==> v32: inputs <==
// pe_tile_new_unq1
module pe_tile_new_unq1 (
clk,
config_addr,
config_data,
out_BUS16_S0_T0,
in_BUS16_S0_T0,
out_BUS16_S0_T1,
in_BUS16_S0_T1,
out_BUS16_S0_T2,
in_BUS16_S0_T2,
out_BUS16_S0_T3,
in_BUS16_S0_T3,
out_BUS16_S0_T4,
in_BUS16_S0_T4,
out_BUS16_S1_T0,
in_BUS16_S1_T0,
out_BUS16_S1_T1,
in_BUS16_S1_T1,
out_BUS16_S1_T2,
in_BUS16_S1_T2,
out_BUS16_S1_T3,
in_BUS16_S1_T3,
out_BUS16_S1_T4,
in_BUS16_S1_T4,
out_BUS16_S2_T0,
in_BUS16_S2_T0,
out_BUS16_S2_T1,
in_BUS16_S2_T1,
out_BUS16_S2_T2,
in_BUS16_S2_T2,
out_BUS16_S2_T3,
in_BUS16_S2_T3,
out_BUS16_S2_T4,
in_BUS16_S2_T4,
out_BUS16_S3_T0,
in_BUS16_S3_T0,
out_BUS16_S3_T1,
in_BUS16_S3_T1,
out_BUS16_S3_T2,
in_BUS16_S3_T2,
out_BUS16_S3_T3,
in_BUS16_S3_T3,
out_BUS16_S3_T4,
in_BUS16_S3_T4,
out_BUS1_S0_T0,
in_BUS1_S0_T0,
out_BUS1_S0_T1,
in_BUS1_S0_T1,
out_BUS1_S0_T2,
in_BUS1_S0_T2,
out_BUS1_S0_T3,
in_BUS1_S0_T3,
out_BUS1_S0_T4,
in_BUS1_S0_T4,
out_BUS1_S1_T0,
in_BUS1_S1_T0,
out_BUS1_S1_T1,
in_BUS1_S1_T1,
out_BUS1_S1_T2,
in_BUS1_S1_T2,
out_BUS1_S1_T3,
in_BUS1_S1_T3,
out_BUS1_S1_T4,
in_BUS1_S1_T4,
out_BUS1_S2_T0,
in_BUS1_S2_T0,
out_BUS1_S2_T1,
in_BUS1_S2_T1,
out_BUS1_S2_T2,
in_BUS1_S2_T2,
out_BUS1_S2_T3,
in_BUS1_S2_T3,
out_BUS1_S2_T4,
in_BUS1_S2_T4,
out_BUS1_S3_T0,
in_BUS1_S3_T0,
out_BUS1_S3_T1,
in_BUS1_S3_T1,
out_BUS1_S3_T2,
in_BUS1_S3_T2,
out_BUS1_S3_T3,
in_BUS1_S3_T3,
out_BUS1_S3_T4,
in_BUS1_S3_T4,
reset,
tile_id
);
==> flow/config.mk <==
export PLATFORM = sky130hd
export DESIGN_NAME = pe_tile_new_unq1
export DESIGN_NICKNAME = pe_tile_new_unq1
export VERILOG_FILES = /design/flow/design.v
export SDC_FILE = /design/flow/constraint.sdc
export NUM_CORES = 4
export LEC_CHECK = 0
export ABC_AREA = 1
export CAP_MARGIN = 5
export CELL_PAD_IN_SITES_DETAIL_PLACEMENT = 0
export CELL_PAD_IN_SITES_GLOBAL_PLACEMENT = 1
export CORE_ASPECT_RATIO = 1.82
export CORE_MARGIN = 2
export CORE_UTILIZATION = 40
export CTS_CLUSTER_DIAMETER = 240
export GPL_ROUTABILITY_DRIVEN = 0
export PLACE_DENSITY_LB_ADDON = 0.03
export SLEW_MARGIN = 15
==> flow/constraint.sdc <==
create_clock -name core_clock -period 30.7 [get_ports {clk}]
set_input_delay 6.1400 -clock core_clock [delete_from_list [all_inputs] [get_ports {clk}]]
set_output_delay 6.1400 -clock core_clock [all_outputs]
set_load 0.01 [all_outputs]
run.sh (not shown) runs the stock make flow with config.mk's settings and CLKGATE_MAP_FILE=.
==> v1 (differences from v32) <==
==> flow/config.mk (replaced) <==
export PLATFORM = sky130hd
export DESIGN_NAME = pe_tile_new_unq1
export DESIGN_NICKNAME = pe_tile_new_unq1
export VERILOG_FILES = /design/flow/design.v
export SDC_FILE = /design/flow/constraint.sdc
export NUM_CORES = 4
export LEC_CHECK = 0
export CAP_MARGIN = 20
export CORE_MARGIN = 2
export CORE_UTILIZATION = 31
export SLEW_MARGIN = 20
==> flow/constraint.sdc (replaced) <==
create_clock -name core_clock -period 24.9 [get_ports {clk}]
set_input_delay 4.9800 -clock core_clock [delete_from_list [all_inputs] [get_ports {clk}]]
set_output_delay 4.9800 -clock core_clock [all_outputs]
set_load 0.01 [all_outputs]
==> qor summary <==
item	v32	v1
Result of the run	timing/DRC/antenna clean	timing/DRC/antenna clean
Setup Slack @ Placement	7599 ps	3785 ps
Lkg Pwr	0.02835 uW	0.02424 uW
Clock latency at the later pin of the worst-skew pair	730 ps	750 ps
Signed area change from the synthesized netlist to the final layout	22.73%	24.08%
Netlist cell types	55	117
Combinational share of power	44.4%	42.9%
Diodes inserted	59	11
Switching component of the power	1241 uW	1539 uW
Die X	264.8 um	409.6 um
Number of fill cells	12.84k	16.71k
Origin of the critical flop-to-flop path	cb_data1.config_cb[0]	cb_data1.config_cb[3]
Relative slew slack	14.25%	21.45%
Maximum number of pins on one net before global-route repair	75	112
Met1 wire length	99310 um	127200 um

========
==> wip/maple: inputs <==
Starting RTL as in the previous note.
// pe_tile_new_unq1
module pe_tile_new_unq1 (
clk,
config_addr,
config_data,
out_BUS16_S0_T0,
in_BUS16_S0_T0,
out_BUS16_S0_T1,
in_BUS16_S0_T1,
out_BUS16_S0_T2,
in_BUS16_S0_T2,
out_BUS16_S0_T3,
in_BUS16_S0_T3,
out_BUS16_S0_T4,
in_BUS16_S0_T4,
out_BUS16_S1_T0,
in_BUS16_S1_T0,
out_BUS16_S1_T1,
in_BUS16_S1_T1,
out_BUS16_S1_T2,
in_BUS16_S1_T2,
out_BUS16_S1_T3,
in_BUS16_S1_T3,
out_BUS16_S1_T4,
in_BUS16_S1_T4,
out_BUS16_S2_T0,
in_BUS16_S2_T0,
out_BUS16_S2_T1,
in_BUS16_S2_T1,
out_BUS16_S2_T2,
in_BUS16_S2_T2,
out_BUS16_S2_T3,
in_BUS16_S2_T3,
out_BUS16_S2_T4,
in_BUS16_S2_T4,
out_BUS16_S3_T0,
in_BUS16_S3_T0,
out_BUS16_S3_T1,
in_BUS16_S3_T1,
out_BUS16_S3_T2,
in_BUS16_S3_T2,
out_BUS16_S3_T3,
in_BUS16_S3_T3,
out_BUS16_S3_T4,
in_BUS16_S3_T4,
out_BUS1_S0_T0,
in_BUS1_S0_T0,
out_BUS1_S0_T1,
in_BUS1_S0_T1,
out_BUS1_S0_T2,
in_BUS1_S0_T2,
out_BUS1_S0_T3,
in_BUS1_S0_T3,
out_BUS1_S0_T4,
in_BUS1_S0_T4,
out_BUS1_S1_T0,
in_BUS1_S1_T0,
out_BUS1_S1_T1,
in_BUS1_S1_T1,
out_BUS1_S1_T2,
in_BUS1_S1_T2,
out_BUS1_S1_T3,
in_BUS1_S1_T3,
out_BUS1_S1_T4,
in_BUS1_S1_T4,
out_BUS1_S2_T0,
in_BUS1_S2_T0,
  ...
export LEC_CHECK = 0
export ABC_AREA = 1
export CAP_MARGIN = 5
export CELL_PAD_IN_SITES_DETAIL_PLACEMENT = 0
export CELL_PAD_IN_SITES_GLOBAL_PLACEMENT = 3
export CORE_ASPECT_RATIO = 1.82
export CORE_MARGIN = 2
export CORE_UTILIZATION = 40
export CTS_CLUSTER_DIAMETER = 240
export CTS_CLUSTER_SIZE = 81
export GPL_ROUTABILITY_DRIVEN = 1
export MIN_ROUTING_LAYER = met2
export PLACE_DENSITY_LB_ADDON = 0.03
export SLEW_MARGIN = 15
create_clock -name core_clock -period 11.1 [get_ports {clk}]
==> wip/harbor (differences from wip/maple) <==
- ABC_AREA: 1 -> default
- CAP_MARGIN: 5 -> 20
- CELL_PAD_IN_SITES_DETAIL_PLACEMENT: 0 -> default
- CELL_PAD_IN_SITES_GLOBAL_PLACEMENT: 3 -> default
- CORE_ASPECT_RATIO: 1.82 -> default
- CTS_CLUSTER_DIAMETER: 240 -> default
- CTS_CLUSTER_SIZE: 81 -> default
- GPL_ROUTABILITY_DRIVEN: 1 -> default
- MIN_ROUTING_LAYER: met2 -> default
- PLACE_DENSITY_LB_ADDON: 0.03 -> default
- SLEW_MARGIN: 15 -> 20
==> flow/constraint.sdc (replaced) <==
create_clock -name core_clock -period 20.0 [get_ports {clk}]
set_input_delay 4.0000 -clock core_clock [delete_from_list [all_inputs] [get_ports {clk}]]
set_output_delay 4.0000 -clock core_clock [all_outputs]
set_load 0.01 [all_outputs]
==> comparison table <==
Run status: wip/maple did not finish; wip/harbor complete, no violations
Stage where the flow stopped: wip/maple global placement; wip/harbor -
Most common cell in the netlist: wip/maple nand2_1; wip/harbor nor2_1
MUX share of area: wip/maple 0%; wip/harbor 14.7%
Compound Share, Synth: wip/maple 17.7%; wip/harbor 21.7%
Total I/O pin count: wip/maple 762; wip/harbor 762
Floorplan core density: wip/maple 40.2%; wip/harbor 40.2%
Dominant synthesized flop cell: wip/maple dfxtp_1; wip/harbor dfxtp_1
Row cnt: wip/maple 174; wip/harbor 131
Yosys warning total: wip/maple 16; wip/harbor 16
Share of the synthesized netlist area taken by xor and xnor gates: wip/maple 1.47%; wip/harbor 1.63%
Arithmetic-cell share of the synthesized area counting full adders, half adders and majority gates: wip/maple 14.8%; wip/harbor 14.4%
Core Box Area: wip/maple 0.123 mm²; wip/harbor 0.127 mm²
Seq share, synth: wip/maple 23.3%; wip/harbor 22.6%
Die height: wip/maple 479 µm; wip/harbor 361 µm
Die Wd: wip/maple 265 µm; wip/harbor 361 µm
Syn_nets: wip/maple 8465; wip/harbor 7192
Post-synthesis sequential element count: wip/maple 552; wip/harbor 552
Die Size: wip/maple 0.127 mm²; wip/harbor 0.130 mm²
Cell count after synthesis: wip/maple 7628; wip/harbor 6355
FFs w/ async S/R, synth: wip/maple 0%; wip/harbor 0%
Synthesized area divided by synthesized cell count: wip/maple 6.49 µm²; wip/harbor 8.03 µm²
Distinct cell type count after synthesis: wip/maple 55; wip/harbor 117
Combined area of all synthesized cells: wip/maple 0.0495 mm²; wip/harbor 0.0510 mm²
Number of standard cells reported by yosys: wip/maple 7628; wip/harbor 6355
Summed standard-cell area reported by yosys: wip/maple 0.0495 mm²; wip/harbor 0.0510 mm²
Fraction of synthesized cell area taken by the top area cell type: wip/maple 20.4%; wip/harbor 19.8%
And+or+nand+nor area frac: wip/maple 31.9%; wip/harbor 17.5%

========
==> pepper <==
pe_tile_new_unq1 again, from the RTL that the note above started with.
make LEC_CHECK=0 ABC_AREA=0 CAP_MARGIN=20 CELL_PAD_IN_SITES_GLOBAL_PLACEMENT=1 CORE_MARGIN=2 CORE_UTILIZATION=45 CTS_CLUSTER_SIZE=43 GPL_ROUTABILITY_DRIVEN=1 MAX_ROUTING_LAYER=met5 MIN_ROUTING_LAYER=met1 PLACE_DENSITY_LB_ADDON=0.25 SETUP_SLACK_MARGIN=3.41 SLEW_MARGIN=20 TNS_END_PERCENT=90 finish   # period 30.2 ns
==> juniper: changes against pepper <==
Settings changed: ABC_AREA 0 to not set, CELL_PAD_IN_SITES_GLOBAL_PLACEMENT 1 to not set, CORE_UTILIZATION 45 to 40, CTS_CLUSTER_SIZE 43 to not set, GPL_ROUTABILITY_DRIVEN 1 to not set, MAX_ROUTING_LAYER met5 to not set, MIN_ROUTING_LAYER met1 to not set, PLACE_DENSITY_LB_ADDON 0.25 to not set, SETUP_SLACK_MARGIN 3.41 to not set, TNS_END_PERCENT 90 to not set.
==> flow/constraint.sdc (replaced) <==
create_clock -name core_clock -period 19.0 [get_ports {clk}]
set_input_delay 3.8000 -clock core_clock [delete_from_list [all_inputs] [get_ports {clk}]]
set_output_delay 3.8000 -clock core_clock [all_outputs]
set_load 0.01 [all_outputs]
==> yarrow: changes against pepper <==
Settings changed: ABC_AREA 0 to not set, CELL_PAD_IN_SITES_GLOBAL_PLACEMENT 1 to not set, CTS_CLUSTER_SIZE 43 to not set, GPL_ROUTABILITY_DRIVEN 1 to not set, MAX_ROUTING_LAYER met5 to not set, MIN_ROUTING_LAYER met1 to not set, PLACE_DENSITY_LB_ADDON 0.25 to not set, SETUP_SLACK_MARGIN 3.41 to not set, TNS_END_PERCENT 90 to not set.
==> flow/constraint.sdc (replaced) <==
create_clock -name core_clock -period 10.6 [get_ports {clk}]
set_input_delay 2.1200 -clock core_clock [delete_from_list [all_inputs] [get_ports {clk}]]
set_output_delay 2.1200 -clock core_clock [all_outputs]
set_load 0.01 [all_outputs]
==> garnet: changes against pepper <==
Settings changed: CELL_PAD_IN_SITES_GLOBAL_PLACEMENT 1 to 0, CORE_UTILIZATION 45 to 71, CTS_CLUSTER_DIAMETER set to 227, HOLD_SLACK_MARGIN set to 0.08, PLACE_DENSITY_LB_ADDON 0.25 to not set, SETUP_SLACK_MARGIN 3.41 to 2.26, TNS_END_PERCENT 90 to 95.
==> flow/constraint.sdc (replaced) <==
create_clock -name core_clock -period 16.5 [get_ports {clk}]
set_input_delay 3.3000 -clock core_clock [delete_from_list [all_inputs] [get_ports {clk}]]
set_output_delay 3.3000 -clock core_clock [all_outputs]
set_load 0.01 [all_outputs]
==> Flow_metrics.wiki <==
=== Synthesis and place and route ===
{| class="wikitable"
! Metric !! Value
|-
| Unrepaired setup endpoints after global routing || false
|-
| Run status || complete, no violations
|-
| Clock tree from TritonCTS || built
|-
| # Post-CTS Setup Buffers || 0
|-
| Worst Hold Path Cells || 2
|-
| Cells on worst reg2reg path || 36
|}
The numbers above come from juniper.

==> Flow_metrics.wiki <==
=== Synthesis and place and route ===
{| class="wikitable"
! Metric !! Value
|-
| Run status || complete, no violations
|-
| Unrepaired setup endpoints after global routing || false
|-
| Cells on worst reg2reg path || 33
|-
| Worst Hold Path Cells || 2
|-
| Clock tree from TritonCTS || built
|}
The numbers above come from pepper.

==> Flow_metrics.wiki <==
=== Synthesis and place and route ===
{| class="wikitable"
! Metric !! Value
|-
| Worst Hold Path Cells || 2
|-
| Clock tree from TritonCTS || built
|-
| Failing layout criteria || setup timing
|-
| Run status || finished with violations
|-
| # Post-CTS Setup Buffers || 182
|-
| # setup viols final || 341
|-
| Minimum setup slack in the final design || -2190 ps
|}
The numbers above come from yarrow.

==> Flow_metrics.wiki <==
== Flow metrics ==
{| class="wikitable"
! Metric !! Value
|-
| Run-stopping error || [ERROR GRT-0116] Global routing finished with congestion. Check the congestion regions in the DRC Viewer.
|-
| Horizontal die dimension || 272 um
|-
| Number of instances resized during post-cts repair || 1610
|-
| Run status || aborted with a tool error
|-
| # Post-CTS Setup Buffers || 207
|-
| Stage at which the run stopped || 5_1_grt
|}
The numbers above come from garnet.


========
==> inputs of v38 <==
pe_tile_new_unq1 again, from the RTL that the note above started with.
==> flow/config.mk <==
export PLATFORM = sky130hd
export DESIGN_NAME = pe_tile_new_unq1
export DESIGN_NICKNAME = pe_tile_new_unq1
export VERILOG_FILES = /design/flow/design.v
export SDC_FILE = /design/flow/constraint.sdc
export NUM_CORES = 4
export LEC_CHECK = 0
export CAP_MARGIN = 20
export CORE_MARGIN = 2
export CORE_UTILIZATION = 68
export CTS_CLUSTER_SIZE = 58
export SETUP_SLACK_MARGIN = -1.01
export SLEW_MARGIN = 20
==> flow/constraint.sdc <==
create_clock -name core_clock -period 10.0 [get_ports {clk}]
set_input_delay 2.0000 -clock core_clock [delete_from_list [all_inputs] [get_ports {clk}]]
set_output_delay 2.0000 -clock core_clock [all_outputs]
set_load 0.01 [all_outputs]
==> inputs of v22, as changes to v38 <==
--- a/flow/config.mk
+++ b/flow/config.mk
@@ -7,7 +7,5 @@
 export LEC_CHECK = 0
 export CAP_MARGIN = 20
 export CORE_MARGIN = 2
-export CORE_UTILIZATION = 68
-export CTS_CLUSTER_SIZE = 58
-export SETUP_SLACK_MARGIN = -1.01
+export CORE_UTILIZATION = 40
 export SLEW_MARGIN = 20
==> flow/constraint.sdc (replaced) <==
create_clock -name core_clock -period 10.6 [get_ports {clk}]
set_input_delay 2.1200 -clock core_clock [delete_from_list [all_inputs] [get_ports {clk}]]
set_output_delay 2.1200 -clock core_clock [all_outputs]
set_load 0.01 [all_outputs]
==> inputs of v28, as changes to v38 <==
--- a/flow/config.mk
+++ b/flow/config.mk
@@ -7,7 +7,6 @@
 export LEC_CHECK = 0
 export CAP_MARGIN = 20
 export CORE_MARGIN = 2
-export CORE_UTILIZATION = 68
-export CTS_CLUSTER_SIZE = 58
-export SETUP_SLACK_MARGIN = -1.01
+export CORE_UTILIZATION = 40
+export SETUP_SLACK_MARGIN = 0.03
 export SLEW_MARGIN = 20
==> flow/constraint.sdc (replaced) <==
create_clock -name core_clock -period 19.0 [get_ports {clk}]
set_input_delay 3.8000 -clock core_clock [delete_from_list [all_inputs] [get_ports {clk}]]
set_output_delay 3.8000 -clock core_clock [all_outputs]
set_load 0.01 [all_outputs]
==> node_exporter_impl.prom <==
# HELP chip_impl_metric Yosys and OpenROAD flow results
# TYPE chip_impl_metric gauge
chip_impl_metric{name="met1_usage",unit="%"} 93.04
chip_impl_metric{name="die_x",unit="um"} 277.9
chip_impl_metric{name="placement_rows",unit=""} 100
chip_impl_metric{name="grt_remaining_overflow",unit=""} 2906
chip_impl_info{name="err",value="[ERROR GRT-0116] Global routing finished with congestion. Check the congestion regions in the DRC Viewer."} 1
chip_impl_metric{name="initial_utilization",unit="%"} 68.63
chip_impl_info{name="haltStage",value="global routing (5_1_grt)"} 1
chip_impl_metric{name="die_h",unit="um"} 277.9
chip_impl_metric{name="dpl_worst_slack",unit="ns"} -3.402
chip_impl_info{name="status",value="stopped before the end"} 1
Source of the figures above: v38

==> node_exporter_impl.prom <==
# HELP chip_impl_metric Yosys and OpenROAD flow results
# TYPE chip_impl_metric gauge
chip_impl_info{name="global_route.peak_usage_layer",value="met2"} 1
chip_impl_info{name="status",value="timing/DRC/antenna clean"} 1
chip_impl_metric{name="met1_usage",unit="%"} 58.41
chip_impl_metric{name="grt_remaining_overflow",unit=""} 0
chip_impl_metric{name="ant_nets",unit=""} 0
chip_impl_metric{name="placement_rows",unit=""} 131
chip_impl_metric{name="die_h",unit="um"} 361.1
Source of the figures above: v28

==> node_exporter_impl.prom <==
# HELP chip_impl_metric Yosys and OpenROAD flow results
# TYPE chip_impl_metric gauge
chip_impl_metric{name="dpl_worst_slack",unit="ns"} -2.942
chip_impl_metric{name="grt_remaining_overflow",unit=""} 0
chip_impl_metric{name="placement_rows",unit=""} 131
chip_impl_metric{name="initial_utilization",unit="%"} 40.16
chip_impl_metric{name="die_h",unit="um"} 361.1
chip_impl_metric{name="finalWorstSetupSlack",unit="ns"} -2.149
chip_impl_info{name="check.faults",value="setup timing"} 1
chip_impl_metric{name="finalSetupViolCount",unit=""} 341
chip_impl_info{name="status",value="finished with violations"} 1
Source of the figures above: v22

Power is estimated from default activity; no workload was simulated.
